==> flow/design.v <==
`timescale 1ns / 1ps
module compression(
    input [31:0] Ki, Wi,
    input [31:0] ain, bin, cin, din, ein, fin, gin, hin,
    output [31:0] aout, bout, cout, dout, eout, fout, gout, hout
    );
    wire [31:0] S0, S1, T1, T2, Ch_efg, Maj_abc;
    assign S0 = ({ain[1:0],ain[31:2]}) ^ ({ain[12:0],ain[31:13]}) ^ ({ain[21:0],ain[31:22]});
    assign S1 = ({ein[5:0],ein[31:6]}) ^ ({ein[10:0],ein[31:11]}) ^ ({ein[24:0],ein[31:25]});
    assign Maj_abc = (ain & bin) ^ (ain & cin) ^ (bin & cin);
    assign Ch_efg = (ein & fin) ^ (~ein & gin);
    assign T1 = hin + S1 + Ch_efg + Ki + Wi;
    assign T2 = S0 + Maj_abc;
    assign aout = T1 + T2;
    assign bout = ain;
    assign cout = bin;
    assign dout = cin;
    assign eout = din + T1;
    assign fout = ein;
    assign gout = fin;
    assign hout = gin;
endmodule
`timescale 1ns / 1ps
module sigma0(
    input [31:0] X,
    output [31:0] Y
    );
    assign Y = {X[6:0], X[31:7]} ^ {X[17:0], X[31:18]} ^ {3'b000, X[31:3]};
endmodule
module sigma1(
    input [31:0] X,
    output [31:0] Y
    );
    assign Y = {X[16:0], X[31:17]} ^ {X[18:0], X[31:19]} ^ {10'b0000000000, X[31:10]};
endmodule
module expander(
    input [31:0] Wm16, Wm15, Wm7, Wm2,
    output [31:0] Wnext
    );
    wire [31:0] sigmaL0Out, sigmaL1Out;
    sigma0 s0(.X(Wm15), .Y(sigmaL0Out));
    sigma1 s1(.X(Wm2), .Y(sigmaL1Out));
    assign Wnext = sigmaL1Out + Wm7 + sigmaL0Out + Wm16;
endmodule
`timescale 1ns / 1ps
module sha256_core(
    input clk, rst_n,
    input start,                
    input init,                 
    input [511:0] block,        
    output reg ready,
    output reg done,
    output [255:0] hash
    );
    localparam
        H01 = 32'h6A09E667,
        H02 = 32'hBB67AE85,
        H03 = 32'h3C6EF372,
        H04 = 32'hA54FF53A,
        H05 = 32'h510E527F,
        H06 = 32'h9B05688C,
        H07 = 32'h1F83D9AB,
        H08 = 32'h5BE0CD19;
    reg [31:0] H0, H1, H2, H3, H4, H5, H6, H7;
    reg [31:0] a, b, c, d, e, f, g, h;
    reg [31:0] W [0:15];
    reg [6:0] counter;
    reg busy;
    reg [31:0] Ki;
    always @(*)
        begin
            case(counter[5:0])
            6'd0:  Ki = 32'h428a2f98; 6'd1:  Ki = 32'h71374491; 6'd2:  Ki = 32'hb5c0fbcf; 6'd3:  Ki = 32'he9b5dba5;
            6'd4:  Ki = 32'h3956c25b; 6'd5:  Ki = 32'h59f111f1; 6'd6:  Ki = 32'h923f82a4; 6'd7:  Ki = 32'hab1c5ed5;
            6'd8:  Ki = 32'hd807aa98; 6'd9:  Ki = 32'h12835b01; 6'd10: Ki = 32'h243185be; 6'd11: Ki = 32'h550c7dc3;
            6'd12: Ki = 32'h72be5d74; 6'd13: Ki = 32'h80deb1fe; 6'd14: Ki = 32'h9bdc06a7; 6'd15: Ki = 32'hc19bf174;
            6'd16: Ki = 32'he49b69c1; 6'd17: Ki = 32'hefbe4786; 6'd18: Ki = 32'h0fc19dc6; 6'd19: Ki = 32'h240ca1cc;
            6'd20: Ki = 32'h2de92c6f; 6'd21: Ki = 32'h4a7484aa; 6'd22: Ki = 32'h5cb0a9dc; 6'd23: Ki = 32'h76f988da;
            6'd24: Ki = 32'h983e5152; 6'd25: Ki = 32'ha831c66d; 6'd26: Ki = 32'hb00327c8; 6'd27: Ki = 32'hbf597fc7;
            6'd28: Ki = 32'hc6e00bf3; 6'd29: Ki = 32'hd5a79147; 6'd30: Ki = 32'h06ca6351; 6'd31: Ki = 32'h14292967;
            6'd32: Ki = 32'h27b70a85; 6'd33: Ki = 32'h2e1b2138; 6'd34: Ki = 32'h4d2c6dfc; 6'd35: Ki = 32'h53380d13;
            6'd36: Ki = 32'h650a7354; 6'd37: Ki = 32'h766a0abb; 6'd38: Ki = 32'h81c2c92e; 6'd39: Ki = 32'h92722c85;
            6'd40: Ki = 32'ha2bfe8a1; 6'd41: Ki = 32'ha81a664b; 6'd42: Ki = 32'hc24b8b70; 6'd43: Ki = 32'hc76c51a3;
            6'd44: Ki = 32'hd192e819; 6'd45: Ki = 32'hd6990624; 6'd46: Ki = 32'hf40e3585; 6'd47: Ki = 32'h106aa070;
            6'd48: Ki = 32'h19a4c116; 6'd49: Ki = 32'h1e376c08; 6'd50: Ki = 32'h2748774c; 6'd51: Ki = 32'h34b0bcb5;
            6'd52: Ki = 32'h391c0cb3; 6'd53: Ki = 32'h4ed8aa4a; 6'd54: Ki = 32'h5b9cca4f; 6'd55: Ki = 32'h682e6ff3;
            6'd56: Ki = 32'h748f82ee; 6'd57: Ki = 32'h78a5636f; 6'd58: Ki = 32'h84c87814; 6'd59: Ki = 32'h8cc70208;
            6'd60: Ki = 32'h90befffa; 6'd61: Ki = 32'ha4506ceb; 6'd62: Ki = 32'hbef9a3f7; default: Ki = 32'hc67178f2;
            endcase
        end
    wire [31:0] an, bn, cn, dn, en, fn, gn, hn;
    wire [31:0] Wnext;
    compression u_compression(
        .Ki(Ki), .Wi(W[0]),
        .ain(a), .bin(b), .cin(c), .din(d), .ein(e), .fin(f), .gin(g), .hin(h),
        .aout(an), .bout(bn), .cout(cn), .dout(dn), .eout(en), .fout(fn), .gout(gn), .hout(hn)
        );
    expander u_expander(
        .Wm16(W[0]), .Wm15(W[1]), .Wm7(W[9]), .Wm2(W[14]),
        .Wnext(Wnext)
        );
    assign hash = {H0, H1, H2, H3, H4, H5, H6, H7};
    integer i;
    always @(posedge clk)
        begin
            if (~rst_n)
                begin
                    H0 <= H01; H1 <= H02; H2 <= H03; H3 <= H04;
                    H4 <= H05; H5 <= H06; H6 <= H07; H7 <= H08;
                    counter <= 0;
                    busy <= 0;
                    ready <= 1;
                    done <= 0;
                end
            else
                begin
                    done <= 0;
                    if (ready && start)
                        begin
                            if (init)
                                begin
                                    H0 <= H01; H1 <= H02; H2 <= H03; H3 <= H04;
                                    H4 <= H05; H5 <= H06; H6 <= H07; H7 <= H08;
                                    a <= H01; b <= H02; c <= H03; d <= H04;
                                    e <= H05; f <= H06; g <= H07; h <= H08;
                                end
                            else
                                begin
                                    a <= H0; b <= H1; c <= H2; d <= H3;
                                    e <= H4; f <= H5; g <= H6; h <= H7;
                                end
                            for (i = 0; i < 16; i = i + 1)
                                W[i] <= block[511-32*i -: 32];
                            counter <= 0;
                            busy <= 1;
                            ready <= 0;
                        end
                    else if (busy)
                        begin
                            if (counter == 64)
                                begin
                                    H0 <= H0 + a; H1 <= H1 + b; H2 <= H2 + c; H3 <= H3 + d;
                                    H4 <= H4 + e; H5 <= H5 + f; H6 <= H6 + g; H7 <= H7 + h;
                                    busy <= 0;
                                    ready <= 1;
                                    done <= 1;
                                end
                            else
                                begin
                                    a <= an; b <= bn; c <= cn; d <= dn;
                                    e <= en; f <= fn; g <= gn; h <= hn;
                                    for (i = 0; i < 15; i = i + 1)
                                        W[i] <= W[i+1];
                                    W[15] <= Wnext;
                                    counter <= counter + 1;
                                end
                        end
                end
        end
endmodule
clock: 4.31 ns
lec_check: 0
abc_area: 1
cap_margin: 35
core_margin: 2
core_utilization: 71
cts_cluster_diameter: 329
cts_cluster_size: 39
hold_slack_margin: 0.3
max_routing_layer: met4
place_density: 0.64
setup_slack_margin: 0.67
slew_margin: 20
tns_end_percent: 5
run.sh (not shown) runs the stock make flow with config.mk's settings and CLKGATE_MAP_FILE=.
The baseline ended with an error in global routing.
Next try:
Settings changed: CAP_MARGIN 35 to 20, CORE_UTILIZATION 71 to 58, CTS_CLUSTER_DIAMETER 329 to not set, CTS_CLUSTER_SIZE 39 to not set, HOLD_SLACK_MARGIN 0.3 to 0.28, MAX_ROUTING_LAYER met4 to not set, PLACE_DENSITY 0.64 to not set, SETUP_SLACK_MARGIN 0.67 to not set.
Clock period 4.31 ns to 5.08 ns, I/O delays scaled along.
This time the run finished with negative setup slack left.
Die size went up by 22%.
Synthesized cell count is unchanged.
Synthesized area does not change.
Next try:
Settings changed: ABC_AREA 1 to not set, CORE_UTILIZATION 58 to 56, CTS_CLUSTER_SIZE set to 94, HOLD_SLACK_MARGIN 0.28 to not set, PLACE_DENSITY set to 0.6, TNS_END_PERCENT 5 to not set.
Clock period 5.08 ns to 6.62 ns, I/O delays scaled along.
Result: The new run finished with negative setup slack left; routed wire length decreases by 18%; critical path depth stays the same; non-clock buffer count decreases by 212; sequential cell count is unchanged.
Next try:
Settings changed: ABC_AREA set to 1, CORE_UTILIZATION 56 to 71, CTS_CLUSTER_SIZE 94 to not set, PLACE_DENSITY 0.6 to not set, PLACE_DENSITY_LB_ADDON set to 0.11, SETUP_SLACK_MARGIN set to 1.87.
Clock period 6.62 ns to 6.67 ns, I/O delays scaled along.
- Now the flow died in global routing (GRT-0232)
- die area drops by 15%
- synthesized area increases by 7.2%
- synthesized cell count grows by 23%
